[flow/design.v]
module day07p1_top ( 
    input logic clk_i,
    input logic rst_ni,
    input logic valid_i,
    input logic field_i,
    input logic eol_i,
    output logic [15:0] result_o,
    output logic ready_o
);
typedef enum logic [2:0] { 
    Start,
    InitialTachyon,
    ProcessTachyon,
    IdleSplitter,
    ProcessSplitter
} state_t;
state_t state_q, state_d;
logic eol_q, eol_d;
logic field_q, field_d;
logic [15:0] beam_splits_q, beam_splits_d;
logic [7:0] board_width_q, board_width_d;
logic [7:0] index_q, index_d;
logic [149:0] current_state_q, current_state_d;
logic [149:0] next_state_q, next_state_d;
always_comb begin
    state_d = state_q;
    eol_d = eol_q;
    field_d = field_q;
    beam_splits_d = beam_splits_q;
    board_width_d = board_width_q;
    index_d = index_q;
    current_state_d = current_state_q;
    next_state_d = next_state_q;
    case(state_q)
        Start: begin
            state_d = InitialTachyon;
        end
        InitialTachyon, IdleSplitter: begin
            if (valid_i == 1'b1) begin
                state_d = (state_q == InitialTachyon ? ProcessTachyon : ProcessSplitter);
                field_d = eol_i == 1'b0 ? field_i : 1'b0;
                eol_d = eol_i;
            end
        end
        ProcessTachyon: begin
            if(field_q == 1'b1) begin
                current_state_d = current_state_q + (150'b1 << board_width_q);
            end
            if(eol_q == 1'b1) begin
                state_d = IdleSplitter;
            end else begin
                state_d = InitialTachyon;
                board_width_d = board_width_q + 1;
            end
        end
        ProcessSplitter: begin
            if (eol_q == 1'b1) begin
                index_d = 8'b0;
                current_state_d = next_state_q;
                next_state_d = 150'b0;
            end else begin
                if((((current_state_q & (150'b1 << index_q) ) >> index_q ) & ({149'b0, field_q})) == 150'b1) begin
                    if(index_q == 8'b0) begin
                        next_state_d = next_state_q | 150'b10;
                    end else if(index_q == (board_width_q - 1)) begin
                        next_state_d = next_state_q | 150'b10;
                    end else begin
                        next_state_d = next_state_q | (150'b101 << (index_q - 1));
                    end
                    beam_splits_d = beam_splits_q + 1;
                end else if(((current_state_q & (150'b1 << index_q)) >> index_q) == 150'b1) begin
                    next_state_d = next_state_q | (150'b1 << index_q);
                end
                index_d = index_q + 8'b1;
            end
            state_d = IdleSplitter;
        end
        default: begin
            state_d = Start;
            field_d = 1'b0;
            eol_d = 1'b0;
            beam_splits_d = 16'b0;
            board_width_d = 8'b0;
            index_d = 8'b0;
            current_state_d = 150'b0;
            next_state_d = 150'b0;
        end
    endcase
end
always_ff @( posedge clk_i, negedge rst_ni ) begin
    if(rst_ni == 1'b0) begin
        state_q <= Start;
        field_q <= 1'b0;
        eol_q <= 1'b0;
        beam_splits_q <= 16'b0;
        board_width_q <= 8'b0;
        index_q <= 8'b0;
        current_state_q <= 150'b0;
        next_state_q <= 150'b0;
    end else begin
        state_q <= state_d;
        field_q <= field_d;
        eol_q <= eol_d;
        beam_splits_q <= beam_splits_d;
        board_width_q <= board_width_d;
        index_q <= index_d;
        current_state_q <= current_state_d;
        next_state_q <= next_state_d;
    end
end
assign result_o = beam_splits_q;
assign ready_o = (state_q == InitialTachyon || state_q == IdleSplitter);
endmodule
[flow/run.sh]
#!/bin/bash
# the make line also repeats each setting of config.mk as NAME=value (left out here)
make -C /OpenROAD-flow-scripts/flow DESIGN_CONFIG=/design/flow/config.mk WORK_HOME=/design/flow/orfs CLKGATE_MAP_FILE= finish
[flow/config.mk]
export PLATFORM = sky130hd
export DESIGN_NAME = day07p1_top
export DESIGN_NICKNAME = day07p1_top
export VERILOG_FILES = /design/flow/design.v
export SDC_FILE = /design/flow/constraint.sdc
export NUM_CORES = 4
export LEC_CHECK = 0
export CAP_MARGIN = 5
export CORE_MARGIN = 2
export CORE_UTILIZATION = 72
export CTS_CLUSTER_DIAMETER = 339
export CTS_CLUSTER_SIZE = 32
export MAX_ROUTING_LAYER = met4
export PLACE_DENSITY = 0.67
export SETUP_SLACK_MARGIN = 0.73
export SLEW_MARGIN = 20
[flow/constraint.sdc]
create_clock -name core_clock -period 4.76 [get_ports {clk_i}]
set_input_delay 0.9520 -clock core_clock [delete_from_list [all_inputs] [get_ports {clk_i}]]
set_output_delay 0.9520 -clock core_clock [all_outputs]
set_load 0.01 [all_outputs]
==> results of run 1 <==
timing repair:
| action | CTS |
|---|---|
| gates cloned | 17 |
| setup buffers | 121 |
| pin swaps | 148 |
| setup endpoints to repair | 270 |
| gates resized | 316 |
metal layers:
layer / GRT overflow / track usage [%]
met1: 150 / 92.3
met2: 514 / 102
met5: - / -
met3: 149 / 82.2
met4: 338 / 90.8
through the flow:
step	std cells	worst slack, ns	instance area (um2)
after floorplan	4442	0.305	33900
after global placement	5171	-0.156	36800
after detailed placement	5171	-0.243	36800
after CTS	5329	-0.0132	40100
==> summary.txt, run 1 <==
Observations from the implementation run.

Synth:
- The number of nets handed over by synthesis was between 4k and 5k.
- The synthesized netlist devotes 25.2% of its cell area to simple gates.
- The run gives the area fraction in full adders, half adders and majority gates as 6.37%.
- For this run, asynchronously set or reset flops after synthesis account for approximately 100%.
- The run gives the main flop type after synthesis as sky130_fd_sc_hd__dfrtp_1.
- The run gives the leading area contributor after synthesis as sky130_fd_sc_hd__dfrtp_1.
- The run gives the count of flip-flops with a built-in enable after synthesis as 0.
- Among all cell types in the netlist, the one instantiated most often is sky130_fd_sc_hd__nor2_1.
- The run gives the post-synthesis chip area from yosys as about 33000 um2.
- The run gives the AND-OR/OR-AND share of the synthesized area as ~31%.
- Synthesis handed over a netlist of around 4.4k instances.
- The run gives the area share of xor/xnor cells in the synthesized design as 4.93%.
- By area the synthesized netlist is led by sky130_fd_sc_hd__dfrtp_1 26%, sky130_fd_sc_hd__nor2_1 7.7%, sky130_fd_sc_hd__a21oi_1 7.3%.
- After synthesis, the mean cell area works out to around 7.3 um2.
- The run gives the post-synthesis register bit count as ~340.
- The run puts the yosys stat cell total at ~4.4k.
- Summing all multiplexer cells gives an area fraction of less than 1%.
- The warning tally printed by Yosys for this design is 1.
- The area fraction of the largest cell type after synthesis is 26.0%.
- In the synthesized netlist, the cells that appear most often are 668 x sky130_fd_sc_hd__nor2_1, 472 x sky130_fd_sc_hd__a21oi_1, 390 x sky130_fd_sc_hd__nand2_1.
- The run gives the largest family of logic cells by area as AND-OR/OR-AND gates.
- The run gives the tally of unique sky130hd cells used after synthesis as 113.
- The run gives the cell area after synthesis as 32500 um2.
- The run gives the part of the Yosys area used for sequential elements as 26.1%.

Clocking:
- The run puts the number of clock buffers inserted by TritonCTS at 14.
- In this run the clock root is driven by a sky130_fd_sc_hd__clkbuf_16.
- The run puts the maximum clock path buffer count at 3.
- The run puts the H-tree level count at 1.
- The CTS log lists the clock sinks for this run as between 300 and 400.
- Buffers inserted to repair hold after CTS numbered 0.

Die:
- The run puts the area of the chip at 46900 um2.
- The run puts the height of the die at between 200 and 250 um.
- The core region is 44400 um2.
- The share of the core area taken by cells at floorplan is 73.2%.
- The run puts the floorplan die width at 217 um.
- The run gives the number of I/O pins as 22.
- The run puts the number of rows created at floorplan at just under 80.

Placed design:
- Per the placement log, port buffering inserted 21 buffers.
- The run puts the final weighted congestion in routability-driven placement at 1.49.
- The run puts the half-perimeter wire length of the detailed placement result at around 120 mm.

Status:
- The flow stopped in global routing.
- The first error in the log reads "[ERROR GRT-0116] Global routing finished with congestion. Check the congestion regions in the DRC Viewer".
- The run stopped with a tool error.

Global route:
- Summed over all layers, the global routing overflow is roughly 1.2k.
- The run puts the global router's overall resource usage at 92.6%.
==> inputs of run 2 (changes only) <==
ABC_AREA = 1   (was not set)
CAP_MARGIN = 20   (was 5)
CORE_UTILIZATION = 51   (was 72)
CTS_CLUSTER_DIAMETER = not set   (was 339)
CTS_CLUSTER_SIZE = not set   (was 32)
MAX_ROUTING_LAYER = not set   (was met4)
PLACE_DENSITY = not set   (was 0.67)
SETUP_SLACK_MARGIN = not set   (was 0.73)
TNS_END_PERCENT = 15   (was not set)
clock period = 3.27 ns   (was 4.76 ns; I/O delays follow)
==> run 2 against run 1 <==
Effect of this change:
- the flow again stops in global routing
- synthesized area rose by 32%
- synthesized cell count grew 71%
- die area rose by 84%
==> summary.txt, run 2 <==
Observations from the implementation run.

Synth:
- In the synthesized netlist, the dominant kind of combinational cell is simple AND/OR/NAND/NOR gates.
- The commonest cells after synthesis are 1784 x sky130_fd_sc_hd__nand2_1, 1144 x sky130_fd_sc_hd__nor2_1, 885 x sky130_fd_sc_hd__a21oi_1.
- The synthesis stats list as the most numerous cell sky130_fd_sc_hd__nand2_1.
- The run gives the yosys stat cell total as 7606 (+71%).
- The run puts the part of the Yosys area used for sequential elements at 19.8% (-6.3 points).
- The run gives the fraction of registers with async set or reset after synthesis as 100% (unchanged).
- The tally of unique sky130hd cells used after synthesis was 58 (-49%).
- The run puts the mean cell area of the mapped netlist at 5.63 um2 (-23%).
- The run gives the post-synthesis chip area from yosys as 42800 um2 (+32%).
- The run puts the post-synthesis register bit count at 339 (unchanged).
- The area fraction in full adders, half adders and majority gates came to 4.84% (-1.5 points).
- The run gives the yosys synthesis warning count as 1 (unchanged).
- The run gives the area share of and/or/nand/nor cells after synthesis as 43.8% (+19 points).
- The instance tally after logic synthesis was 7606 (+71%).
- The area fraction in mux cells was 0.0935% (-0.60 points).
- Yosys attributes the largest share of cell area to sky130_fd_sc_hd__dfrtp_1 20%, sky130_fd_sc_hd__nand2_1 16%, sky130_fd_sc_hd__a21oi_1 10%.
- The run puts the net count after synthesis at 7776 (+69%).
- The run gives the count of flip-flops with a built-in enable after synthesis as 0 (unchanged).
- The run gives the area share of xor/xnor cells in the synthesized design as 0.465% (-4.5 points).
- The AND-OR/OR-AND share of the synthesized area is 20.6% (-11 points).
- The top-area cell type share of the netlist area was 19.8% (-6.2 points).
- sky130_fd_sc_hd__dfrtp_1 takes more of the synthesized area than any other cell.
- Looking at the cell usage after synthesis, the top flip-flop cell is sky130_fd_sc_hd__dfrtp_1.
- The run gives the cell area after synthesis as 42800 um2 (+32%).

Die:
- The run puts the floorplan die width at 294 um (+36%).
- The run gives the number of I/O pins as 22 (unchanged).
- The placeable core region came to 83400 um2 (+88%).
- The run gives the share of the core filled by cells before placement as 51.3% (-22 points).
- The height of the die was 294 um (+36%).
- The run gives the area of the chip as 86300 um2 (+84%).
- The number of rows created at floorplan came to 106 (+38%).

Global route:
- Global routing finished with a remaining overflow of 32.
- The global routing report lists combined usage of all routing layers as just under 70%.

Clocking:
- The maximum clock path buffer count came to 3 (unchanged).
- The run puts the H-tree level count at 2 (+1).
- The hold buffer count at cts was 0 (unchanged).
- The run gives the clock tree root buffer cell as sky130_fd_sc_hd__clkbuf_16.
- The run gives the total number of clock tree sinks as 339 (unchanged).
- The number of clock buffers inserted by TritonCTS is 44 (+30).

Placed design:
- The run puts the count of input and output buffers at 21 (unchanged).
- The run gives the final weighted congestion in routability-driven placement as 1.32 (-11%).
- The run gives the cell area after placement as 57900 um2 (+57%).
- The half-perimeter wire length of the detailed placement result is 225 mm (+89%).

Status:
- The run stopped with a tool error.
- The tool reported: "[ERROR GRT-0116] Global routing finished with congestion. Check the congestion regions in the DRC Viewer".
- It got as far as global routing and failed there.
[run 2: per-stage QoR]
| step | setup slack [ns] | instances | hold WS [ns] |
|---|---|---|---|
| 2_1_floorplan | -0.0261 | 7606 | 0.358 |
| 3_3_place_gp | -1.47 | 10200 | 0.474 |
| 3_5_place_dp | -1.55 | 10200 | 0.494 |
| 4_1_cts | -0.796 | 10300 | 0.0291 |
[run 2: what timing repair did]
item                       in CTS
hold endpoints to repair        0
pin swaps                      98
resized                       589
setup endpoints to repair     310
buffers inserted               73
cloned                         12
[run 2: per-layer routing]
layer	global-route usage, %	overflow
met3	50.1	0
met1	73.0	0
met5	19.1	0
met2	86.6	10
met4	64.1	22
==> inputs of run 3 (changes only) <==
ABC_AREA = not set   (was 1)
CORE_UTILIZATION = 58   (was 51)
SETUP_SLACK_MARGIN = -0.29   (was not set)
TNS_END_PERCENT = not set   (was 15)
clock period = 3.54 ns   (was 3.27 ns; I/O delays follow)
==> run 3 against run 2 <==
Effect of this change:
- the flow again stops in global routing
- synthesized cell count is 42% lower
- synthesized area shrank 24%
- die area fell by 33%
==> summary.txt, run 3 <==
Observations from the implementation run.

Synth:
- The net count after synthesis is 4612 (-41%).
- The run puts the yosys stat cell total at 4442 (-42%).
- The run puts the tally of unique sky130hd cells used after synthesis at 113 (+95%).
- The run gives the main flop type after synthesis as sky130_fd_sc_hd__dfrtp_1.
- The run gives the post-synthesis register bit count as 339 (unchanged).
- The count of flip-flops with a built-in enable after synthesis is 0 (unchanged).
- The run puts the area fraction in mux cells at 0.692% (+0.60 points).
- The main area contributors are sky130_fd_sc_hd__dfrtp_1 26%, sky130_fd_sc_hd__nor2_1 7.7%, sky130_fd_sc_hd__a21oi_1 7.3%.
- The run gives the mean cell area of the mapped netlist as 7.32 um2 (+30%).
- The run gives the part of the Yosys area used for sequential elements as 26.1% (+6.3 points).
- The run gives the cell area after synthesis as 32500 um2 (-24%).
- The run gives the largest family of logic cells by area as AND-OR/OR-AND gates.
- For this run the top cell type by instance count after synthesis was sky130_fd_sc_hd__nor2_1.
- The synthesized design spends more area on one cell type than any other, namely sky130_fd_sc_hd__dfrtp_1.
- The post-synthesis chip area from yosys was 32500 um2 (-24%).
- The AND-OR/OR-AND share of the synthesized area is 31.1% (+11 points).
- The run gives the fraction of registers with async set or reset after synthesis as 100% (unchanged).
- The area share of xor/xnor cells in the synthesized design came to 4.93% (+4.5 points).
- The run gives the top-area cell type share of the netlist area as 26.0% (+6.2 points).
- The yosys synthesis warning count was 1 (unchanged).
- The area fraction in full adders, half adders and majority gates was 6.37% (+1.5 points).
- By count the netlist is led by 668 x sky130_fd_sc_hd__nor2_1, 472 x sky130_fd_sc_hd__a21oi_1, 390 x sky130_fd_sc_hd__nand2_1.
- The run gives the area share of and/or/nand/nor cells after synthesis as 25.2% (-19 points).
- The run puts the instance tally after logic synthesis at 4442 (-42%).

Clocking:
- The run gives the H-tree level count as 2 (unchanged).
- The total number of clock tree sinks came to 339 (unchanged).
- The run gives the number of clock buffers inserted by TritonCTS as 41 (-6.8%).
- The maximum clock path buffer count came to 3 (unchanged).
- The run gives the clock tree root buffer cell as sky130_fd_sc_hd__clkbuf_16.
- The run gives the hold buffer count at cts as 0 (unchanged).

Global route:
- Recorded from the global router log, the overflow total was 150.
- The run puts the global router's overall resource usage at 78.0%.

Status:
- The run gives the stage where the run ended as global routing.
- The run stopped with a tool error.
- The tool reported: "[ERROR GRT-0232] Routing congestion too high. Check the congestion heatmap in the GUI".

Die:
- The run puts the number of rows created at floorplan at 86 (-19%).
- The run puts the floorplan die width at 241 um (-18%).
- The run gives the height of the die as 241 um (-18%).
- The run puts the area of the chip at 58000 um2 (-33%).
- The share of the core filled by cells before placement came to 58.8% (+7.5 points).
- The placeable core region was 55300 um2 (-34%).
- The run gives the number of I/O pins as 22 (unchanged).

Placed design:
- The run gives the number of cells after detailed placement as 6277 (-38%).
- The half-perimeter wire length of the detailed placement result came to 144 mm (-36%).
- The run gives the final weighted congestion in routability-driven placement as 1.35 (+2.5%).
- The run gives the count of input and output buffers as 21 (unchanged).
- The run gives the placement-stage worst setup slack as -1.54 ns (+0.00888 ns).
## run 3: timing repair
action | in CTS
setup buffers | 44
endpoints found under the setup margin | 287
pin swaps | 64
resized | 223
## run 3: layer usage
metal	overflow	GRT usage, %
met3	2	66.8
met5	0	34.1
met1	0	80.3
met2	88	91.5
met4	60	71.3
## run 3: through the flow
step,total power [mW],area [um2]
global placement,16.2,44500
CTS,21.3,47200
detailed placement,16.4,44500
floorplan,10.6,34100
==> inputs of run 4 (changes only) <==
CAP_MARGIN = 5   (was 20)
CORE_UTILIZATION = 72   (was 58)
CTS_CLUSTER_DIAMETER = 339   (was not set)
CTS_CLUSTER_SIZE = 32   (was not set)
HOLD_SLACK_MARGIN = 0.29   (was not set)
PLACE_DENSITY = 0.67   (was not set)
SETUP_SLACK_MARGIN = -0.13   (was -0.29)
clock period = 4.76 ns   (was 3.54 ns; I/O delays follow)
==> run 4 against run 3 <==
Effect of this change:
- the run again fails in global routing
- synthesized cell count unchanged
- synthesized area stayed put
- die area decreased by 19%
==> summary.txt, run 4 <==
Observations from the implementation run.

Synth:
- By area the synthesized netlist is led by sky130_fd_sc_hd__dfrtp_1 26%, sky130_fd_sc_hd__nor2_1 7.7%, sky130_fd_sc_hd__a21oi_1 7.3%.
- The biggest area contributor in the post-synthesis netlist is sky130_fd_sc_hd__dfrtp_1.
- The run puts the area share of xor/xnor cells in the synthesized design at 4.93% (unchanged).
- Yosys shows that the main logic family after synthesis is AND-OR/OR-AND gates.
- The run puts the tally of unique sky130hd cells used after synthesis at 113 (unchanged).
- The run gives the cell area after synthesis as 32500 um2 (unchanged).
- Among all cell types in the netlist, the one instantiated most often is sky130_fd_sc_hd__nor2_1.
- The run puts the fraction of registers with async set or reset after synthesis at 100% (unchanged).
- The post-synthesis register bit count was 339 (unchanged).
- The run gives the area fraction in mux cells as 0.692% (unchanged).
- The run gives the yosys stat cell total as 4442 (unchanged).
- The run gives the post-synthesis chip area from yosys as 32500 um2 (unchanged).
- The yosys synthesis warning count was 1 (unchanged).
- The AND-OR/OR-AND share of the synthesized area was 31.1% (unchanged).
- The run gives the area share of and/or/nand/nor cells after synthesis as 25.2% (unchanged).
- The run gives the top-area cell type share of the netlist area as 26.0% (unchanged).
- The run puts the instance tally after logic synthesis at 4442 (unchanged).
- The part of the Yosys area used for sequential elements was 26.1% (unchanged).
- The run puts the mean cell area of the mapped netlist at 7.32 um2 (unchanged).
- Per the synth stats, the flop cell with the highest instance count is sky130_fd_sc_hd__dfrtp_1.
- The count of flip-flops with a built-in enable after synthesis was 0 (unchanged).
- The area fraction in full adders, half adders and majority gates was 6.37% (unchanged).
- Counting instances in the post-synthesis netlist gives the leading cell types as 668 x sky130_fd_sc_hd__nor2_1, 472 x sky130_fd_sc_hd__a21oi_1, 390 x sky130_fd_sc_hd__nand2_1.
- The run puts the net count after synthesis at 4612 (unchanged).

Status:
- The run stopped with a tool error.
- Progress stopped at global routing.
- The tool reported: "[ERROR GRT-0116] Global routing finished with congestion. Check the congestion regions in the DRC Viewer".

Clocking:
- The maximum clock path buffer count came to 3 (unchanged).
- The run puts the total number of clock tree sinks at 339 (unchanged).
- The run puts the number of clock buffers inserted by TritonCTS at 14 (-66%).
- Per the CTS log, the root buffer master is sky130_fd_sc_hd__clkbuf_16.
- The run gives the H-tree level count as 1 (-1).
- The hold buffer count at cts came to 0 (unchanged).

Die:
- The share of the core filled by cells before placement was 73.2% (+14 points).
- The run puts the area of the chip at 46900 um2 (-19%).
- The run puts the number of I/O pins at 22 (unchanged).
- The run gives the floorplan die width as 217 um (-10%).
- The placeable core region was 44400 um2 (-20%).
- The run gives the height of the die as 217 um (-10%).
- The number of rows created at floorplan is 77 (-10%).

Placed design:
- The count of input and output buffers is 21 (unchanged).
- The run gives the half-perimeter wire length of the detailed placement result as 126 mm (-13%).
- The placement-stage worst setup slack is -0.409 ns (+1.13 ns).
- The number of cells after detailed placement was 5384 (-14%).
- The final weighted congestion in routability-driven placement was 1.45 (+7.2%).

Global route:
- The run gives the final global-route overflow total as roughly 81.
- The run gives the global router's overall resource usage as 74.4%.
[run 4: routing by layer]
| metal | GRT overflow | track usage, % |
|---|---|---|
| met1 | 0 | 78.6 |
| met2 | 36 | 89.6 |
| met3 | 11 | 60.0 |
| met4 | 34 | 64.8 |
| met5 | 0 | 29.0 |
[run 4: timing repair]
| action | CTS |
|---|---|
| pin swaps | 19 |
| setup buffers | 11 |
| setup endpoints to repair | 36 |
| gates resized | 45 |
[run 4: per-stage QoR]
step                      hold slack, ns  area (um2)
after floorplan                    0.448       32500
after detailed placement           0.473       37400
after global placement             0.474       37400
after CTS                          0.463       38100
==> inputs of run 5 (changes only) <==
ABC_AREA = 1   (was not set)
CAP_MARGIN = 0   (was 5)
CELL_PAD_IN_SITES_DETAIL_PLACEMENT = 2   (was not set)
CORE_UTILIZATION = 19   (was 72)
CTS_CLUSTER_DIAMETER = 104   (was 339)
CTS_CLUSTER_SIZE = 87   (was 32)
GPL_ROUTABILITY_DRIVEN = 0   (was not set)
GPL_TIMING_DRIVEN = 0   (was not set)
HOLD_SLACK_MARGIN = not set   (was 0.29)
MIN_ROUTING_LAYER = met2   (was not set)
PLACE_DENSITY = not set   (was 0.67)
SETUP_SLACK_MARGIN = not set   (was -0.13)
TNS_END_PERCENT = 40   (was not set)
clock period = 6.0 ns   (was 4.76 ns; I/O delays follow)
==> run 5 against run 4 <==
Effect of this change:
- the run again fails in global routing
- synthesized cell count is 71% higher
- die area went up to 4.9 times the previous value
- synthesized area is 32% higher
==> summary.txt, run 5 <==
Observations from the implementation run.

Placed design:
- The run puts the placement-stage worst setup slack at -2.76 ns (-2.35 ns).
- The number of cells after detailed placement came to 10.6k (+97%).
- The run puts the half-perimeter wire length of the detailed placement result at 420 mm (+230%).
- The run gives the count of input and output buffers as 21 (unchanged).

Synth:
- The run gives the area share of and/or/nand/nor cells after synthesis as 43.8% (+19 points).
- The run gives the area share of xor/xnor cells in the synthesized design as 0.465% (-4.5 points).
- The run gives the yosys stat cell total as 7606 (+71%).
- The run gives the cell area after synthesis as 42800 um2 (+32%).
- Among the non-sequential cells, simple AND/OR/NAND/NOR gates take the most area.
- The run gives the AND-OR/OR-AND share of the synthesized area as 20.6% (-11 points).
- The run puts the part of the Yosys area used for sequential elements at 19.8% (-6.3 points).
- Post-synth the commonest register cell is sky130_fd_sc_hd__dfrtp_1.
- After synthesis, the most frequently instantiated cells are 1784 x sky130_fd_sc_hd__nand2_1, 1144 x sky130_fd_sc_hd__nor2_1, 885 x sky130_fd_sc_hd__a21oi_1.
- The run puts the net count after synthesis at 7776 (+69%).
- The run puts the tally of unique sky130hd cells used after synthesis at 58 (-49%).
- The run puts the count of flip-flops with a built-in enable after synthesis at 0 (unchanged).
- The run gives the yosys synthesis warning count as 1 (unchanged).
- The run puts the post-synthesis chip area from yosys at 42800 um2 (+32%).
- The run gives the area fraction in full adders, half adders and majority gates as 4.84% (-1.5 points).
- The run puts the fraction of registers with async set or reset after synthesis at 100% (unchanged).
- The synthesis stats list as the most numerous cell sky130_fd_sc_hd__nand2_1.
- The run gives the leading area contributor after synthesis as sky130_fd_sc_hd__dfrtp_1.
- By area the synthesized netlist is led by sky130_fd_sc_hd__dfrtp_1 20%, sky130_fd_sc_hd__nand2_1 16%, sky130_fd_sc_hd__a21oi_1 10%.
- The top-area cell type share of the netlist area was 19.8% (-6.2 points).
- The run gives the mean cell area of the mapped netlist as 5.63 um2 (-23%).
- The area fraction in mux cells is 0.0935% (-0.60 points).
- The run puts the instance tally after logic synthesis at 7606 (+71%).
- The run gives the post-synthesis register bit count as 339 (unchanged).

Die:
- The run puts the placeable core region at 224000 um2 (+410%).
- The run puts the floorplan die width at 479 um (+120%).
- The number of rows created at floorplan came to 174 (+130%).
- The run puts the number of I/O pins at 22 (unchanged).
- The height of the die came to 479 um (+120%).
- The run gives the share of the core filled by cells before placement as 19.1% (-54 points).
- The run puts the area of the chip at 229000 um2 (+390%).

Status:
- Per the run summary, the flow got no further than global routing.
- The run stopped with a tool error.
- The first error in the log reads "[ERROR GRT-0116] Global routing finished with congestion. Check the congestion regions in the DRC Viewer".

Global route:
- The run gives the global router's overall resource usage as 84.8%.
- The run puts the final global-route overflow total at approximately 19k.

Clocking:
- The run puts the maximum clock path buffer count at 3 (unchanged).
- The tree is rooted in a sky130_fd_sc_hd__clkbuf_16.
- The run puts the H-tree level count at 1 (unchanged).
- The total number of clock tree sinks was 339 (unchanged).
- The number of clock buffers inserted by TritonCTS is 18 (+4).
- The hold buffer count at cts is 0 (unchanged).
[run 5: routing by layer]
layer	global-route usage, %	overflow
met1	-	-
met2	86.7	7375
met3	93.9	8455
met4	67.4	2429
met5	77.2	888
[run 5: what timing repair did]
action                                  CTS
pin swaps                                19
setup buffers                            30
endpoints found under the setup margin  263
resized                                 283
hold endpoints to repair                  0
[run 5: per-stage QoR]
| step | hold slack, ns | utilization (%) | area (um2) |
|---|---|---|---|
| CTS | 0.553 | 21.8 | 48900 |
| detailed placement | 0.520 | 20.9 | 46900 |
| global placement | 0.485 | 20.8 | 46800 |
| floorplan | 0.452 | - | 42800 |
==> inputs of run 6 (changes only) <==
ABC_AREA = 0   (was 1)
CAP_MARGIN = 20   (was 0)
CORE_MARGIN = 8   (was 2)
CORE_UTILIZATION = 35   (was 19)
CTS_CLUSTER_DIAMETER = 151   (was 104)
CTS_CLUSTER_SIZE = not set   (was 87)
GPL_TIMING_DRIVEN = not set   (was 0)
MAX_ROUTING_LAYER = met4   (was not set)
MIN_ROUTING_LAYER = met1   (was met2)
PLACE_DENSITY_LB_ADDON = 0.15   (was not set)
SLEW_MARGIN = 5   (was 20)
TNS_END_PERCENT = not set   (was 40)
clock period = 4.11 ns   (was 6.0 ns; I/O delays follow)
==> run 6 against run 5 <==
Effect of this change:
- the flow stops in clock tree synthesis
- die area shrank 55%
- synthesized area shrank 24%
- synthesized cell count shrank 42%
==> summary.txt, run 6 <==
Observations from the implementation run.

Synth:
- The run gives the area fraction in full adders, half adders and majority gates as 6.37% (+1.5 points).
- The run puts the tally of unique sky130hd cells used after synthesis at 113 (+95%).
- The run gives the yosys stat cell total as 4442 (-42%).
- The net count after synthesis came to 4612 (-41%).
- The run gives the fraction of registers with async set or reset after synthesis as 100% (unchanged).
- The run gives the area share of xor/xnor cells in the synthesized design as 4.93% (+4.5 points).
- After synthesis, the largest family of logic cells by area is AND-OR/OR-AND gates.
- The main area contributors are sky130_fd_sc_hd__dfrtp_1 26%, sky130_fd_sc_hd__nor2_1 7.7%, sky130_fd_sc_hd__a21oi_1 7.3%.
- In the synthesized netlist the dominant register cell turns out to be sky130_fd_sc_hd__dfrtp_1.
- The run puts the part of the Yosys area used for sequential elements at 26.1% (+6.3 points).
- The run puts the area fraction in mux cells at 0.692% (+0.60 points).
- The run puts the post-synthesis register bit count at 339 (unchanged).
- The synthesized design spends more area on one cell type than any other, namely sky130_fd_sc_hd__dfrtp_1.
- The cell area after synthesis is 32500 um2 (-24%).
- The run puts the mean cell area of the mapped netlist at 7.32 um2 (+30%).
- Yosys reports that the most numerous cell types are 668 x sky130_fd_sc_hd__nor2_1, 472 x sky130_fd_sc_hd__a21oi_1, 390 x sky130_fd_sc_hd__nand2_1.
- The run puts the post-synthesis chip area from yosys at 32500 um2 (-24%).
- The run gives the count of flip-flops with a built-in enable after synthesis as 0 (unchanged).
- The area share of and/or/nand/nor cells after synthesis came to 25.2% (-19 points).
- The run gives the AND-OR/OR-AND share of the synthesized area as 31.1% (+11 points).
- The run gives the most common cell in the synthesized netlist as sky130_fd_sc_hd__nor2_1.
- The yosys synthesis warning count is 1 (unchanged).
- The top-area cell type share of the netlist area is 26.0% (+6.2 points).
- The run puts the instance tally after logic synthesis at 4442 (-42%).

Status:
- The run stopped with a tool error.
- The first error in the log reads "[ERROR DPL-0033] detailed placement checks failed during check placement".
- The run gives the stage where the run ended as clock tree synthesis.

Die:
- The run puts the placeable core region at 92800 um2 (-59%).
- The share of the core filled by cells before placement is 35.1% (+16 points).
- The run puts the number of I/O pins at 22 (unchanged).
- The floorplan die width came to 321 um (-33%).
- The height of the die came to 321 um (-33%).
- The run gives the number of rows created at floorplan as 112 (-36%).
- The run gives the area of the chip as 103000 um2 (-55%).

Placed design:
- The count of input and output buffers came to 21 (unchanged).
- The run puts the cell area after placement at 44400 um2 (-5.3%).
- The run gives the half-perimeter wire length of the detailed placement result as 243 mm (-42%).
run 6: metrics by stage:
step | total power [mW] | setup slack, ns | instances | utilization (%) | TNS, ns
after floorplan | 9.08 | -0.349 | 4442 | - | -5.87
after global placement | 14.2 | -1.32 | 6732 | 47.9 | -146.22
after detailed placement | 16.1 | -2.26 | 6732 | 47.9 | -322.56
==> inputs of run 7 (changes only) <==
ABC_AREA = 1   (was 0)
CAP_MARGIN = 0   (was 20)
CELL_PAD_IN_SITES_DETAIL_PLACEMENT = 1   (was 2)
CORE_MARGIN = 2   (was 8)
CORE_UTILIZATION = 48   (was 35)
CTS_CLUSTER_DIAMETER = 104   (was 151)
CTS_CLUSTER_SIZE = 87   (was not set)
GPL_ROUTABILITY_DRIVEN = 1   (was 0)
GPL_TIMING_DRIVEN = 0   (was not set)
MAX_ROUTING_LAYER = not set   (was met4)
MIN_ROUTING_LAYER = met2   (was met1)
PLACE_DENSITY_LB_ADDON = not set   (was 0.15)
SLEW_MARGIN = 20   (was 5)
TNS_END_PERCENT = 40   (was not set)
clock period = 6.0 ns   (was 4.11 ns; I/O delays follow)
==> run 7 against run 6 <==
Effect of this change:
- synthesized cell count up 71%
- synthesized area up 32%
- die area fell by 11%
- the run fails in global routing
==> summary.txt, run 7 <==
Observations from the implementation run.

Status:
- The run stopped with a tool error.
- It got as far as global routing and failed there.
- The first error in the log reads "[ERROR GRT-0116] Global routing finished with congestion. Check the congestion regions in the DRC Viewer".

Synth:
- The tally of unique sky130hd cells used after synthesis is 58 (-49%).
- The mean cell area of the mapped netlist is 5.63 um2 (-23%).
- The run gives the count of flip-flops with a built-in enable after synthesis as 0 (unchanged).
- The run puts the area share of and/or/nand/nor cells after synthesis at 43.8% (+19 points).
- The run gives the yosys stat cell total as 7606 (+71%).
- Yosys instantiated no cell more often than sky130_fd_sc_hd__nand2_1.
- The run puts the area fraction in full adders, half adders and majority gates at 4.84% (-1.5 points).
- Yosys reports that the most numerous cell types are 1784 x sky130_fd_sc_hd__nand2_1, 1144 x sky130_fd_sc_hd__nor2_1, 885 x sky130_fd_sc_hd__a21oi_1.
- In the synthesized netlist the dominant register cell turns out to be sky130_fd_sc_hd__dfrtp_1.
- The run gives the area share of xor/xnor cells in the synthesized design as 0.465% (-4.5 points).
- The cell area after synthesis was 42800 um2 (+32%).
- For reference, the top cells by area after synthesis are sky130_fd_sc_hd__dfrtp_1 20%, sky130_fd_sc_hd__nand2_1 16%, sky130_fd_sc_hd__a21oi_1 10%.
- The run puts the area fraction in mux cells at 0.0935% (-0.60 points).
- The run puts the post-synthesis chip area from yosys at 42800 um2 (+32%).
- The instance tally after logic synthesis was 7606 (+71%).
- In the synthesized netlist, the dominant kind of combinational cell is simple AND/OR/NAND/NOR gates.
- The run gives the part of the Yosys area used for sequential elements as 19.8% (-6.3 points).
- The run gives the net count after synthesis as 7776 (+69%).
- The run puts the fraction of registers with async set or reset after synthesis at 100% (unchanged).
- The yosys synthesis warning count is 1 (unchanged).
- The AND-OR/OR-AND share of the synthesized area came to 20.6% (-11 points).
- The largest total area in the synthesized netlist belongs to sky130_fd_sc_hd__dfrtp_1.
- The run puts the post-synthesis register bit count at 339 (unchanged).
- The run gives the top-area cell type share of the netlist area as 19.8% (-6.2 points).

Die:
- The run puts the height of the die at 303 um (-5.7%).
- The run gives the placeable core region as 88400 um2 (-4.7%).
- The run puts the number of I/O pins at 22 (unchanged).
- The share of the core filled by cells before placement came to 48.4% (+13 points).
- The number of rows created at floorplan was 109 (-2.7%).
- The floorplan die width is 303 um (-5.7%).
- The area of the chip is 91600 um2 (-11%).

Clocking:
- The run puts the total number of clock tree sinks at between 300 and 400.
- The number of hold buffers added after CTS was 0.
- The run puts the maximum clock path buffer count at 3.
- Clock tree synthesis selected as its root buffer the cell sky130_fd_sc_hd__clkbuf_16.
- The run gives the H-tree level count as 1.
- The run gives the number of clock buffers inserted by TritonCTS as 21.

Placed design:
- The run puts the cell area after placement at 44700 um2 (+0.52%).
- The run gives the placement-stage worst setup slack as -2.11 ns (+0.149 ns).
- The half-perimeter wire length of the detailed placement result is 276 mm (+14%).
- Per the gpl log, the routability congestion estimate is ~1.8.
- The run puts the count of input and output buffers at 21 (unchanged).
- The run puts the number of cells after detailed placement at 8799 (+31%).

Global route:
- The total overflow left after global routing is about 9.3k.
- The run gives the global router's overall resource usage as 117%.
-- run 7: what timing repair did --
action | in CTS
resized | 125
endpoints found under the hold margin | 0
buffers inserted | 22
endpoints found under the setup margin | 201
pin swaps | 12
-- run 7: routing by layer --
metal	GRT usage, %	overflow
met1	-	-
met5	120	561
met2	106	1896
met3	140	5953
met4	100	875
==> inputs of run 8 (changes only) <==
CAP_MARGIN = 20   (was 0)
CELL_PAD_IN_SITES_DETAIL_PLACEMENT = not set   (was 1)
CORE_UTILIZATION = 52   (was 48)
CTS_CLUSTER_DIAMETER = not set   (was 104)
CTS_CLUSTER_SIZE = 98   (was 87)
GPL_ROUTABILITY_DRIVEN = not set   (was 1)
GPL_TIMING_DRIVEN = not set   (was 0)
MIN_ROUTING_LAYER = not set   (was met2)
SETUP_SLACK_MARGIN = 0.76   (was not set)
TNS_END_PERCENT = not set   (was 40)
clock period = 3.1 ns   (was 6.0 ns; I/O delays follow)
==> run 8 against run 7 <==
Effect of this change:
- the flow again stops in global routing
- synthesized area is the same
- synthesized cell count did not move
- die area down 7.6%
==> summary.txt, run 8 <==
Observations from the implementation run.

Status:
- The run stopped with a tool error.
- The run ended at global routing.
- The first error in the log reads "[ERROR GRT-0116] Global routing finished with congestion. Check the congestion regions in the DRC Viewer".

Synth:
- The run puts the cell area after synthesis at 42800 um2 (unchanged).
- The run gives the top-area cell type share of the netlist area as 19.8% (unchanged).
- The run gives the post-synthesis chip area from yosys as 42800 um2 (unchanged).
- The run puts the post-synthesis register bit count at 339 (unchanged).
- The cell type that accounts for the most area after synthesis is sky130_fd_sc_hd__dfrtp_1.
- Yosys shows that the main logic family after synthesis is simple AND/OR/NAND/NOR gates.
- The run gives the area share of xor/xnor cells in the synthesized design as 0.465% (unchanged).
- The run gives the area fraction in mux cells as 0.0935% (unchanged).
- The run gives the net count after synthesis as 7776 (unchanged).
- The run puts the tally of unique sky130hd cells used after synthesis at 58 (unchanged).
- The run gives the main flop type after synthesis as sky130_fd_sc_hd__dfrtp_1.
- After synthesis, the most frequently instantiated cells are 1784 x sky130_fd_sc_hd__nand2_1, 1144 x sky130_fd_sc_hd__nor2_1, 885 x sky130_fd_sc_hd__a21oi_1.
- The run puts the area fraction in full adders, half adders and majority gates at 4.84% (unchanged).
- The run puts the area share of and/or/nand/nor cells after synthesis at 43.8% (unchanged).
- The run gives the mean cell area of the mapped netlist as 5.63 um2 (unchanged).
- The run gives the most common cell in the synthesized netlist as sky130_fd_sc_hd__nand2_1.
- The run puts the fraction of registers with async set or reset after synthesis at 100% (unchanged).
- The run gives the yosys synthesis warning count as 1 (unchanged).
- The run gives the yosys stat cell total as 7606 (unchanged).
- The run puts the count of flip-flops with a built-in enable after synthesis at 0 (unchanged).
- In the post-synthesis netlist, the biggest area contributors are sky130_fd_sc_hd__dfrtp_1 20%, sky130_fd_sc_hd__nand2_1 16%, sky130_fd_sc_hd__a21oi_1 10%.
- The run gives the part of the Yosys area used for sequential elements as 19.8% (unchanged).
- The run gives the AND-OR/OR-AND share of the synthesized area as 20.6% (unchanged).
- The run puts the instance tally after logic synthesis at 7606 (unchanged).

Die:
- The run gives the number of rows created at floorplan as 105 (-3.7%).
- The run gives the share of the core filled by cells before placement as 52.3% (+3.9 points).
- The run puts the area of the chip at 84600 um2 (-7.6%).
- The number of I/O pins came to 22 (unchanged).
- The run gives the placeable core region as 81800 um2 (-7.4%).
- The run gives the floorplan die width as 291 um (-3.9%).
- The run gives the height of the die as 291 um (-3.9%).

Clocking:
- The run puts the total number of clock tree sinks at 339 (unchanged).
- Per the CTS log, the root buffer master is sky130_fd_sc_hd__clkbuf_16.
- The run puts the number of clock buffers inserted by TritonCTS at 44 (+110%).
- The H-tree level count was 2 (+1).
- The maximum clock path buffer count came to 3 (unchanged).

Placed design:
- The final weighted congestion in routability-driven placement was 1.34 (-25%).
- The run gives the number of cells after detailed placement as 10.2k (+16%).
- The run gives the half-perimeter wire length of the detailed placement result as 221 mm (-20%).
- The count of input and output buffers came to 21 (unchanged).

Global route:
- The run puts the final global-route overflow total at ~300.
- For this run, the total global-route usage over all layers was measured as 74.9%.
[run 8: per-stage QoR]
| stage | cell area, um2 | power (mW) | util [%] | worst slack, ns | hold WS, ns |
|---|---|---|---|---|---|
| floorplan | 43600 | 16.3 | - | -0.0822 | 0.324 |
| global placement | 58700 | 28.5 | 71.7 | -1.45 | 0.473 |
| detailed placement | 58700 | 28.8 | 71.7 | -1.51 | 0.479 |
| CTS | 64600 | 36.6 | 78.9 | -0.786 | 0.494 |
[run 8: what timing repair did]
action / 4_1_cts
setup buffers: 98
gates cloned: 23
pin swaps: 210
hold buffers: 1
setup endpoints to repair: 322
hold endpoints to repair: 24
resized: 853
[run 8: per-layer routing]
layer,track usage [%],overflow
met1,78.8,0
met2,90.4,169
met4,65.7,138
met5,30.5,0
met3,59.9,2
==> inputs of run 9 (changes only) <==
ABC_AREA = not set   (was 1)
CORE_UTILIZATION = 65   (was 52)
CTS_CLUSTER_DIAMETER = 361   (was not set)
CTS_CLUSTER_SIZE = 41   (was 98)
HOLD_SLACK_MARGIN = 0.27   (was not set)
SETUP_SLACK_MARGIN = 1.32   (was 0.76)
TNS_END_PERCENT = 5   (was not set)
clock period = 5.2 ns   (was 3.1 ns; I/O delays follow)
==> run 9 against run 8 <==
Effect of this change:
- the run again fails in global routing
- synthesized area decreased by 24%
- synthesized cell count shrank 42%
- die area decreased by 39%
==> summary.txt, run 9 <==
Observations from the implementation run.

Status:
- The flow did not finish.
- The run gives the stage where the run ended as global routing.
- The first error in the log reads "[ERROR GRT-0232] Routing congestion too high. Check the congestion heatmap in the GUI".

Synth:
- The run puts the post-synthesis register bit count at 339 (unchanged).
- The AND-OR/OR-AND share of the synthesized area was 31.1% (+11 points).
- The run gives the top-area cell type share of the netlist area as 26.0% (+6.2 points).
- The run gives the area fraction in full adders, half adders and majority gates as 6.37% (+1.5 points).
- The tally of unique sky130hd cells used after synthesis came to 113 (+95%).
- Of the combinational cells, the family taking the most area is AND-OR/OR-AND gates.
- The instance tally after logic synthesis is 4442 (-42%).
- The net count after synthesis was 4612 (-41%).
- The run puts the post-synthesis chip area from yosys at 32500 um2 (-24%).
- The run puts the cell area after synthesis at 32500 um2 (-24%).
- The run puts the yosys stat cell total at 4442 (-42%).
- The run gives the part of the Yosys area used for sequential elements as 26.1% (+6.3 points).
- In the post-synthesis netlist, the biggest area contributors are sky130_fd_sc_hd__dfrtp_1 26%, sky130_fd_sc_hd__nor2_1 7.7%, sky130_fd_sc_hd__a21oi_1 7.3%.
- The fraction of registers with async set or reset after synthesis came to 100% (unchanged).
- The mean cell area of the mapped netlist came to 7.32 um2 (+30%).
- The run gives the area fraction in mux cells as 0.692% (+0.60 points).
- The run puts the count of flip-flops with a built-in enable after synthesis at 0 (unchanged).
- sky130_fd_sc_hd__dfrtp_1 takes more of the synthesized area than any other cell.
- The run gives the yosys synthesis warning count as 1 (unchanged).
- The run gives the area share of and/or/nand/nor cells after synthesis as 25.2% (-19 points).
- Yosys reports that the most numerous cell types are 668 x sky130_fd_sc_hd__nor2_1, 472 x sky130_fd_sc_hd__a21oi_1, 390 x sky130_fd_sc_hd__nand2_1.
- In the synthesized netlist the dominant register cell turns out to be sky130_fd_sc_hd__dfrtp_1.
- The run puts the area share of xor/xnor cells in the synthesized design at 4.93% (+4.5 points).
- Yosys instantiated no cell more often than sky130_fd_sc_hd__nor2_1.

Clocking:
- The total number of clock tree sinks came to 339 (unchanged).
- The run puts the maximum clock path buffer count at 3 (unchanged).
- The run puts the number of clock buffers inserted by TritonCTS at 12 (-73%).
- The H-tree level count came to 1 (-1).
- CTS placed an instance of sky130_fd_sc_hd__clkbuf_16 at the clock tree root.

Global route:
- Summed over all layers, the global routing overflow is 1.
- The run puts the global router's overall resource usage at between 60% and 70%.

Placed design:
- The run gives the final weighted congestion in routability-driven placement as 1.38 (+2.8%).
- The run puts the number of cells after detailed placement at 5072 (-50%).
- The count of input and output buffers is 21 (unchanged).
- The half-perimeter wire length of the detailed placement result is 120 mm (-46%).

Die:
- The run puts the number of I/O pins at 22 (unchanged).
- The run puts the floorplan die width at 228 um (-22%).
- The run puts the placeable core region at 49200 um2 (-40%).
- The run puts the height of the die at 228 um (-22%).
- The run puts the number of rows created at floorplan at 81 (-23%).
- The run gives the area of the chip as 51800 um2 (-39%).
- The run gives the share of the core filled by cells before placement as 66.2% (+14 points).
-- run 9: timing repair --
item / CTS
hold buffers: 0
buffers inserted: 51
gates resized: 209
setup endpoints to repair: 285
pin swaps: 90
-- run 9: through the flow --
step	setup TNS, ns	power [mW]	hold WS, ns	area [um2]	worst slack (ns)
after CTS	0	10.6	0.470	36600	0.470
after floorplan	0	7.09	0.448	33000	0.650
after global placement	-1.96	8.86	0.481	34800	-0.473
after detailed placement	-2.62	8.93	0.478	34800	-0.517
-- run 9: metal layers --
layer,track usage [%],overflow
met1,72.9,0
met2,81.3,0
met4,52.7,1
met3,45.8,0
met5,23.0,0
==> inputs of run 10 (changes only) <==
CORE_UTILIZATION = 58   (was 65)
CTS_CLUSTER_DIAMETER = not set   (was 361)
CTS_CLUSTER_SIZE = not set   (was 41)
HOLD_SLACK_MARGIN = not set   (was 0.27)
SETUP_SLACK_MARGIN = not set   (was 1.32)
TNS_END_PERCENT = not set   (was 5)
clock period = 5.48 ns   (was 5.2 ns; I/O delays follow)
==> run 10 against run 9 <==
Effect of this change:
- die area grew 12%
- synthesized cell count is the same
- the layout now fails its checks (negative setup slack)
- synthesized area is the same
==> summary.txt, run 10 <==
Figures from the flow reports.

Synth:
- The area share of xor/xnor cells in the synthesized design is 4.93% (unchanged).
- The run gives the leading area contributor after synthesis as sky130_fd_sc_hd__dfrtp_1.
- The run puts the top-area cell type share of the netlist area at 26.0% (unchanged).
- The run gives the tally of unique sky130hd cells used after synthesis as 113 (unchanged).
- The run puts the yosys stat cell total at 4442 (unchanged).
- The run puts the instance tally after logic synthesis at 4442 (unchanged).
- The run gives the count of flip-flops with a built-in enable after synthesis as 0 (unchanged).
- The run gives the post-synthesis register bit count as 339 (unchanged).
- The run puts the area fraction in full adders, half adders and majority gates at 6.37% (unchanged).
- The run puts the fraction of registers with async set or reset after synthesis at 100% (unchanged).
- The run gives the largest family of logic cells by area as AND-OR/OR-AND gates.
- The yosys synthesis warning count is 1 (unchanged).
- The run gives the AND-OR/OR-AND share of the synthesized area as 31.1% (unchanged).
- Post-synth the commonest register cell is sky130_fd_sc_hd__dfrtp_1.
- The post-synthesis chip area from yosys is 32500 um2 (unchanged).
- The mean cell area of the mapped netlist was 7.32 um2 (unchanged).
- Yosys attributes the largest share of cell area to sky130_fd_sc_hd__dfrtp_1 26%, sky130_fd_sc_hd__nor2_1 7.7%, sky130_fd_sc_hd__a21oi_1 7.3%.
- Ranked by instance count, the synthesized netlist is headed by 668 x sky130_fd_sc_hd__nor2_1, 472 x sky130_fd_sc_hd__a21oi_1, 390 x sky130_fd_sc_hd__nand2_1.
- The run puts the part of the Yosys area used for sequential elements at 26.1% (unchanged).
- The run gives the cell area after synthesis as 32500 um2 (unchanged).
- The synthesis stats list as the most numerous cell sky130_fd_sc_hd__nor2_1.
- The run puts the area fraction in mux cells at 0.692% (unchanged).
- The net count after synthesis came to 4612 (unchanged).
- The run puts the area share of and/or/nand/nor cells after synthesis at 25.2% (unchanged).

Power:
- The run gives the power density of the placed cells as between 300 and 400 nW/um2.
- The run puts the sequential fraction of design power at 33.7%.
- The run puts the total internal power at 6.47 mW.
- The run gives the power group with the largest share as combinational cells.
- The run puts the static power due to leakage at between 10 and 15 nW.
- The run puts the power of the clock network at roughly 3.2 mW.
- The run puts the largest voltage drop on the vdd net at between 0.0003 and 0.0004 V.
- The run gives the fraction of power spent switching nets as 47.6%.
- The run gives the combinational group power as about 5 mW.
- Of the total power, combinational logic draws between 40% and 50%.
- The run puts the net switching power figure at slightly below 6 mW.
- The run puts the part of the power in the clock network at roughly a quarter.
- The run puts the total chip power at around 12 mW.
- The run puts the reported sequential group power at 4.16 mW.

Global route:
- The first global-routing pass estimated around 260 mm of wire.
- The run gives the maximum number of pins on one net before global-route repair as roughly 120.
- The run puts the initial antenna violation count at 23.
- The run puts the final global-route overflow total at 0.
- The run puts the via count of the first global-routing pass at around 38k.
- The run gives the global router's overall resource usage as approximately 63%.

Final timing:
- The run gives the final setup violation count as 1.
- For this run, the top clock speed supported by timing is between 150 and 200 MHz.
- The run gives the headroom to the max-slew limit as under 10%.
- The run puts the slack of the critical path at -0.00432 ns.
- For the final routed database, the setup TNS stands at -0.00432 ns.
- The run puts the slew at the pin closest to its max-slew limit at around 1.3 ns.
- The run gives the final critical path time including I/O delays and setup as 5.48 ns.
- The run gives the final-report max-slew violation count as 0.
- The run gives the clock skew as between 0.03 and 0.04 ns.
- The run puts the number of hold violations in the final report at 0.
- The run gives the final worst-path cycle share as 100%.

Setup path:
- The run puts the peak per-stage delay on the critical path at approximately 0.48 ns.
- The launch point of the worst register-to-register path is recorded as index_q[0]$_DFFE_PN0N_.
- According to the timing report, the arrival time at the worst endpoint equals around 6.0 ns.
- STA classifies the critical path startpoint as a flop.
- The timing report shows that the slowest cell on the worst path is sky130_fd_sc_hd__a2111o_1.
- For flop-to-flop paths, the worst setup slack is -0.004 ns.
- For reference, the critical path is launched at index_q[0]$_DFFE_PN0N_.
- The critical path runs through a total of 19 cells.
- The cell family contributing the most delay on the critical path is AND-OR/OR-AND gates.
- Per STA, the library cell used most along the worst path is sky130_fd_sc_hd__nand2_1.
- The run gives the end point of the critical path as next_state_q[131]$_DFFE_PN0P_.
- The worst register-to-register path depth is 19.
- The run gives the critical path required time as just over 6 ns.
- The run gives the endpoint of the worst-slack reg-to-reg timing path as next_state_q[131]$_DFFE_PN0P_.
- The run gives the type of the worst setup path as flop to flop.
- STA classifies the critical path endpoint as a flop.
- The run gives the worst-path maximum fanout as 9.
- The report lists the cells along the critical path as clkinv_1, ha_2, buf_4, and2_1, a22o_1, a22oi_1, o21ai_0, a2111o_1, a2111oi_0, a41oi_1, buf_4, nand2_1, nand2_1, inv_1, nand2_1, buf_12, nor3_4, a32oi_1, o21ai_1.
- The run gives the buffer-and-inverter tally for the worst setup path as 5.

Clocking:
- In this run the clock root is driven by a sky130_fd_sc_hd__clkbuf_16.
- TritonCTS built the clock tree.
- The run puts the maximum clock path buffer count at 3 (unchanged).
- The run puts the H-tree level count at 2 (+1).
- The skew report gives the latency at the later pin of the worst-skew pair as approximately 0.65 ns.
- In the CTS report, the clock slew at the register clock pins of the worst setup and hold paths is listed as ~0.070 ns.
- The run gives the number of clock buffers inserted by TritonCTS as 44 (+32).
- The run gives the total number of clock tree sinks as 339 (unchanged).

Run:
- The run puts the count of maximum capacitance violations at 0.
- In this run the tools logged warnings totalling ~46.

Status:
- Failing layout checks were recorded as negative setup slack.
- The flow ran to the end, but the layout failed its checks.

Finish:
- The run puts the number of nets in the finished design at approximately 4.6k.
- The run puts the post-synthesis to final-layout area growth at 12.6%.
- The run gives the fill cell total of the finished layout as ~5k.
- For this run, the number of standard cells in the final layout without fillers is about 5.3k.
- Cells fill 66.2% of the core in the end.

Hold path:
- STA reports the tightest min-delay check as being of type primary input to asynchronous set/reset pin.

Drt:
- The run gives the detailed-router iteration count before antenna repair as 17.
- The script parses the final routing iteration and logs DRC violations as 0.
- The run puts the average routed wire per standard cell at around 35 um.
- The run puts the number of design-rule violations left by the first detailed-router iteration at 8690.
- The run gives the detailed-route via count as ~41k.
- The run gives the overall routed net length as around 180 mm.
- The run gives the remaining antenna violation count as 0.
- The run puts the via density per instance at between 7 and 8.

Placed design:
- The run gives the count of input and output buffers as 21 (unchanged).
- The final weighted congestion in routability-driven placement is 1.28 (-7.6%).
- The number of cells after detailed placement came to 5167 (+1.9%).
- The half-perimeter wire length of the detailed placement result was 134 mm (+12%).

Die:
- The placeable core region is 55300 um2 (+13%).
- The run gives the height of the die as 241 um (+5.8%).
- The run puts the number of I/O pins at 22 (unchanged).
- The run puts the area of the chip at 58000 um2 (+12%).
- The run puts the share of the core filled by cells before placement at 58.8% (-7.4 points).
- The floorplan die width came to 241 um (+5.8%).
- The run gives the number of rows created at floorplan as 86 (+6.2%).
run 10: what timing repair did:
action,in CTS,in global routing
hold buffers,0,0
resized,6,45
endpoints found under the setup margin,13,188
pin swaps,1,4
buffers inserted,0,2
run 10: layer usage:
metal | track usage [%] | vias up | routed length [um]
met5 | 8.59 | - | 796
met4 | 54.4 | 18 | 22800
met3 | 38.5 | 1559 | 34800
met2 | 82.7 | 4170 | 68100
met1 | 69.0 | 19000 | 58200
li1 | - | 16600 | -
run 10: final cells by class:
type | instances | area (um2) | area share (%)
flip-flops and latches | 339 | 8510 | 23.2
multi-input cells | 3671 | 22600 | 61.6
repair buffers | 331 | 2760 | 7.54
well taps | 748 | 936 | 2.56
clock buffers | 55 | 1210 | 3.31
diodes | 21 | 52.6 | 0.143
inverters | 81 | 304 | 0.830
clock inverters | 26 | 294 | 0.803
run 10: stage by stage:
step	setup slack, ns	instance area, um2	hold WS [ns]
2_1_floorplan	0.347	32500	0.448
3_3_place_gp	0.0380	34800	0.474
3_5_place_dp	-0.0713	34800	0.495
4_1_cts	0.0184	36300	0.512
5_1_grt	-0.0140	36600	0.541
6_report	-0.00432	36600	0.443
==> inputs of run 11 (changes only) <==
CORE_UTILIZATION = 68   (was 58)
clock period = 5.04 ns   (was 5.48 ns; I/O delays follow)
==> run 11 against run 10 <==
Effect of this change:
- the run now fails in global routing
- synthesized cell count did not move
- die area is 14% lower
- synthesized area is the same
==> summary.txt, run 11 <==
Observations from the implementation run.

Die:
- The run gives the floorplan die width as 223 um (-7.5%).
- The run puts the number of I/O pins at 22 (unchanged).
- The run puts the height of the die at 223 um (-7.5%).
- The share of the core filled by cells before placement came to 68.6% (+9.7 points).
- The run gives the placeable core region as 47400 um2 (-14%).
- The run gives the number of rows created at floorplan as 80 (-7.0%).
- The run puts the area of the chip at 49600 um2 (-14%).

Synth:
- The instance tally after logic synthesis is 4442 (unchanged).
- The area share of and/or/nand/nor cells after synthesis came to 25.2% (unchanged).
- The run puts the area fraction in full adders, half adders and majority gates at 6.37% (unchanged).
- Ranked by total cell area, the synthesized netlist is headed by sky130_fd_sc_hd__dfrtp_1 26%, sky130_fd_sc_hd__nor2_1 7.7%, sky130_fd_sc_hd__a21oi_1 7.3%.
- The run gives the post-synthesis chip area from yosys as 32500 um2 (unchanged).
- Grouping non-sequential cells by family puts the most area in AND-OR/OR-AND gates.
- The cell area after synthesis came to 32500 um2 (unchanged).
- The run gives the net count after synthesis as 4612 (unchanged).
- Summed over all instances, the cell type with the most area after synthesis is sky130_fd_sc_hd__dfrtp_1.
- The mean cell area of the mapped netlist is 7.32 um2 (unchanged).
- The run gives the yosys stat cell total as 4442 (unchanged).
- Counting instances in the post-synthesis netlist gives the leading cell types as 668 x sky130_fd_sc_hd__nor2_1, 472 x sky130_fd_sc_hd__a21oi_1, 390 x sky130_fd_sc_hd__nand2_1.
- The run puts the fraction of registers with async set or reset after synthesis at 100% (unchanged).
- The run puts the AND-OR/OR-AND share of the synthesized area at 31.1% (unchanged).
- Among all cell types in the netlist, the one instantiated most often is sky130_fd_sc_hd__nor2_1.
- The run puts the yosys synthesis warning count at 1 (unchanged).
- The run gives the count of flip-flops with a built-in enable after synthesis as 0 (unchanged).
- The run puts the post-synthesis register bit count at 339 (unchanged).
- The commonest register cell is sky130_fd_sc_hd__dfrtp_1.
- The run puts the area fraction in mux cells at 0.692% (unchanged).
- The tally of unique sky130hd cells used after synthesis is 113 (unchanged).
- The run gives the area share of xor/xnor cells in the synthesized design as 4.93% (unchanged).
- The run puts the part of the Yosys area used for sequential elements at 26.1% (unchanged).
- The run puts the top-area cell type share of the netlist area at 26.0% (unchanged).

Placed design:
- The run gives the placement-stage worst setup slack as -0.324 ns (-0.253 ns).
- The run puts the final weighted congestion in routability-driven placement at 1.45 (+14%).
- The run puts the count of input and output buffers at 21 (unchanged).
- The run gives the half-perimeter wire length of the detailed placement result as 120 mm (-10%).
- The run gives the cell area after placement as 35600 um2 (+2.2%).

Clocking:
- The H-tree level count was 2 (unchanged).
- The post-CTS repair timing setup buffer count is 0 (unchanged).
- The run gives the total number of clock tree sinks as 339 (unchanged).
- The hold buffer count at cts was 0 (unchanged).
- The run puts the number of clock buffers inserted by TritonCTS at 42 (-4.5%).
- The tree is rooted in a sky130_fd_sc_hd__clkbuf_16.
- The run puts the maximum clock path buffer count at 3 (unchanged).

Global route:
- The run gives the global router's overall resource usage as a little under 70%.
- The run gives the final global-route overflow total as 14.

Status:
- Progress stopped at global routing.
- The flow did not finish.
- The first error in the log reads "[ERROR GRT-0116] Global routing finished with congestion. Check the congestion regions in the DRC Viewer".
==> run 11: routing by layer <==
metal / GRT overflow / GRT usage (%)
met2: 7 / 85.6
met4: 6 / 63.0
met3: 0 / 48.5
met1: 1 / 73.8
met5: 0 / 26.4
==> run 11: stage by stage <==
step / hold slack [ns] / std cells
after floorplan: 0.448 / 4442
after global placement: 0.470 / 5153
after detailed placement: 0.496 / 5153
after CTS: 0.390 / 5227
==> run 11: repair_timing <==
item                       CTS
gates cloned                 0
setup endpoints to repair   31
pin swaps                    2
resized                     24
==> inputs of run 12 (changes only) <==
CAP_MARGIN = 5   (was 20)
CORE_UTILIZATION = 72   (was 68)
CTS_CLUSTER_DIAMETER = 339   (was not set)
CTS_CLUSTER_SIZE = 32   (was not set)
PLACE_DENSITY = 0.67   (was not set)
SETUP_SLACK_MARGIN = 0.44   (was not set)
clock period = 4.76 ns   (was 5.04 ns; I/O delays follow)
==> run 12 against run 11 <==
Effect of this change:
- the flow again stops in global routing
- synthesized area did not move
- synthesized cell count unchanged
- die area is 5.5% lower
==> summary.txt, run 12 <==
Observations from the implementation run.

Die:
- The floorplan die width came to 217 um (-2.8%).
- The run puts the area of the chip at 46900 um2 (-5.5%).
- The placeable core region is 44400 um2 (-6.4%).
- The number of I/O pins was 22 (unchanged).
- The share of the core filled by cells before placement came to 73.2% (+4.7 points).
- The run gives the number of rows created at floorplan as 77 (-3.8%).
- The run puts the height of the die at 217 um (-2.8%).

Synth:
- The commonest cells after synthesis are 668 x sky130_fd_sc_hd__nor2_1, 472 x sky130_fd_sc_hd__a21oi_1, 390 x sky130_fd_sc_hd__nand2_1.
- The mean cell area of the mapped netlist came to 7.32 um2 (unchanged).
- The synthesis report names the predominant flop master as sky130_fd_sc_hd__dfrtp_1.
- The run puts the tally of unique sky130hd cells used after synthesis at 113 (unchanged).
- The run puts the area share of xor/xnor cells in the synthesized design at 4.93% (unchanged).
- The run gives the post-synthesis register bit count as 339 (unchanged).
- Of the combinational cells, the family taking the most area is AND-OR/OR-AND gates.
- The net count after synthesis is 4612 (unchanged).
- The run puts the post-synthesis chip area from yosys at 32500 um2 (unchanged).
- The run puts the instance tally after logic synthesis at 4442 (unchanged).
- The top-area cell type share of the netlist area came to 26.0% (unchanged).
- The run gives the area fraction in full adders, half adders and majority gates as 6.37% (unchanged).
- The fraction of registers with async set or reset after synthesis is 100% (unchanged).
- The yosys stat cell total was 4442 (unchanged).
- The run puts the part of the Yosys area used for sequential elements at 26.1% (unchanged).
- The run puts the yosys synthesis warning count at 1 (unchanged).
- The main area contributors are sky130_fd_sc_hd__dfrtp_1 26%, sky130_fd_sc_hd__nor2_1 7.7%, sky130_fd_sc_hd__a21oi_1 7.3%.
- The run puts the cell area after synthesis at 32500 um2 (unchanged).
- The area share of and/or/nand/nor cells after synthesis was 25.2% (unchanged).
- The run gives the AND-OR/OR-AND share of the synthesized area as 31.1% (unchanged).
- The area fraction in mux cells was 0.692% (unchanged).
- The run gives the leading area contributor after synthesis as sky130_fd_sc_hd__dfrtp_1.
- The run puts the count of flip-flops with a built-in enable after synthesis at 0 (unchanged).
- The run gives the most common cell in the synthesized netlist as sky130_fd_sc_hd__nor2_1.

Clocking:
- The maximum clock path buffer count was 3 (unchanged).
- The run puts the H-tree level count at 1 (-1).
- The run gives the number of clock buffers inserted by TritonCTS as 14 (-67%).
- Looking at the clock tree report, the root buffer type is sky130_fd_sc_hd__clkbuf_16.
- The hold buffer count at cts came to 0 (unchanged).
- The run gives the total number of clock tree sinks as 339 (unchanged).

Global route:
- Summed over all routing layers, the global router reports a total usage of 81.9%.
- The global route stage reports its total congestion overflow as 24.

Status:
- Per the run summary, the flow got no further than global routing.
- The run stopped with a tool error.
- The tool reported: "[ERROR GRT-0116] Global routing finished with congestion. Check the congestion regions in the DRC Viewer".

Placed design:
- The run gives the final weighted congestion in routability-driven placement as 1.42 (-2.1%).
- The run puts the half-perimeter wire length of the detailed placement result at 120 mm (-0.75%).
- The run gives the count of input and output buffers as 21 (unchanged).
## run 12: metrics by stage
stage	worst slack [ns]	cell area (um2)	std cells	total power, mW
floorplan	0.297	33000	4442	7.77
global placement	-0.214	36600	5240	10.2
detailed placement	-0.227	36600	5240	10.4
CTS	0.103	39200	5367	12.4
## run 12: what timing repair did
action                     4_1_cts
setup buffers                  104
setup endpoints to repair      244
cloned                           3
pin swaps                      120
resized                        282
## run 12: metal layers
layer  track usage, %  GRT overflow
met1             82.7             0
met2             93.1             5
met3             72.4             3
met4             78.2            15
met5             52.7             1
==> inputs of run 13 (changes only) <==
ABC_AREA = 1   (was not set)
CAP_MARGIN = 20   (was 5)
CTS_CLUSTER_DIAMETER = not set   (was 339)
CTS_CLUSTER_SIZE = 72   (was 32)
SETUP_SLACK_MARGIN = 0.4   (was 0.44)
clock period = 4.43 ns   (was 4.76 ns; I/O delays follow)
==> run 13 against run 12 <==
Effect of this change:
- the run again fails in global routing
- synthesized cell count rose by 71%
- die area rose by 31%
- synthesized area is 32% higher
==> summary.txt, run 13 <==
Observations from the implementation run.

Clocking:
- The run puts the H-tree level count at 2 (+1).
- The run puts the total number of clock tree sinks at 339 (unchanged).
- The run gives the clock tree root buffer cell as sky130_fd_sc_hd__clkbuf_16.
- The run puts the number of clock buffers inserted by TritonCTS at 41 (+27).
- The run gives the maximum clock path buffer count as 3 (unchanged).

Synth:
- The run gives the yosys synthesis warning count as 1 (unchanged).
- Of the combinational cells, the family taking the most area is simple AND/OR/NAND/NOR gates.
- Among all cell types in the netlist, the one instantiated most often is sky130_fd_sc_hd__nand2_1.
- The run gives the yosys stat cell total as 7606 (+71%).
- The area fraction in mux cells is 0.0935% (-0.60 points).
- In the synthesized netlist the dominant register cell turns out to be sky130_fd_sc_hd__dfrtp_1.
- The run puts the area share of xor/xnor cells in the synthesized design at 0.465% (-4.5 points).
- The run gives the instance tally after logic synthesis as 7606 (+71%).
- The synthesis report lists the most area-consuming cells as sky130_fd_sc_hd__dfrtp_1 20%, sky130_fd_sc_hd__nand2_1 16%, sky130_fd_sc_hd__a21oi_1 10%.
- The run gives the leading area contributor after synthesis as sky130_fd_sc_hd__dfrtp_1.
- The run gives the fraction of registers with async set or reset after synthesis as 100% (unchanged).
- The run puts the area share of and/or/nand/nor cells after synthesis at 43.8% (+19 points).
- The run puts the area fraction in full adders, half adders and majority gates at 4.84% (-1.5 points).
- The run puts the net count after synthesis at 7776 (+69%).
- The run gives the AND-OR/OR-AND share of the synthesized area as 20.6% (-11 points).
- The run puts the cell area after synthesis at 42800 um2 (+32%).
- The tally of unique sky130hd cells used after synthesis came to 58 (-49%).
- The post-synthesis register bit count came to 339 (unchanged).
- The count of flip-flops with a built-in enable after synthesis came to 0 (unchanged).
- The top-area cell type share of the netlist area was 19.8% (-6.2 points).
- The post-synthesis chip area from yosys was 42800 um2 (+32%).
- The run gives the part of the Yosys area used for sequential elements as 19.8% (-6.3 points).
- Sorting the synthesized cells by how often they occur yields 1784 x sky130_fd_sc_hd__nand2_1, 1144 x sky130_fd_sc_hd__nor2_1, 885 x sky130_fd_sc_hd__a21oi_1.
- The run puts the mean cell area of the mapped netlist at 5.63 um2 (-23%).

Status:
- The flow halted during global routing.
- The first error in the log reads "[ERROR GRT-0116] Global routing finished with congestion. Check the congestion regions in the DRC Viewer".
- The run stopped with a tool error.

Placed design:
- The number of cells after detailed placement came to 8368 (+60%).
- The run gives the placement-stage worst setup slack as -0.300 ns (-0.0732 ns).
- The final weighted congestion in routability-driven placement came to 1.51 (+6.0%).
- The run puts the count of input and output buffers at 21 (unchanged).
- The run puts the half-perimeter wire length of the detailed placement result at 181 mm (+51%).

Die:
- The number of I/O pins is 22 (unchanged).
- The run gives the area of the chip as 61400 um2 (+31%).
- The run gives the floorplan die width as 248 um (+14%).
- The number of rows created at floorplan came to 89 (+16%).
- The run puts the placeable core region at 58900 um2 (+33%).
- The height of the die was 248 um (+14%).
- The run puts the share of the core filled by cells before placement at 72.7% (-0.55 points).

Global route:
- The run puts the final global-route overflow total at ~830.
- The run puts the global router's overall resource usage at between 80% and 90%.
[run 13: stage by stage]
step,util (%),TNS (ns),area (um2)
floorplan,-,0,42800
global placement,77.4,-1.32,45600
detailed placement,77.4,-2.44,45600
CTS,80.6,0,47500
[run 13: routing by layer]
metal,track usage (%),overflow
met5,54.1,8
met4,78.4,318
met3,74.8,38
met2,96.4,444
met1,86.8,25
[run 13: timing repair]
item,in CTS
setup endpoints to repair,272
buffers inserted,11
hold buffers,0
pin swaps,11
gates resized,121
cloned,2
No activity file was given, so power comes from the tool's default toggle rates.
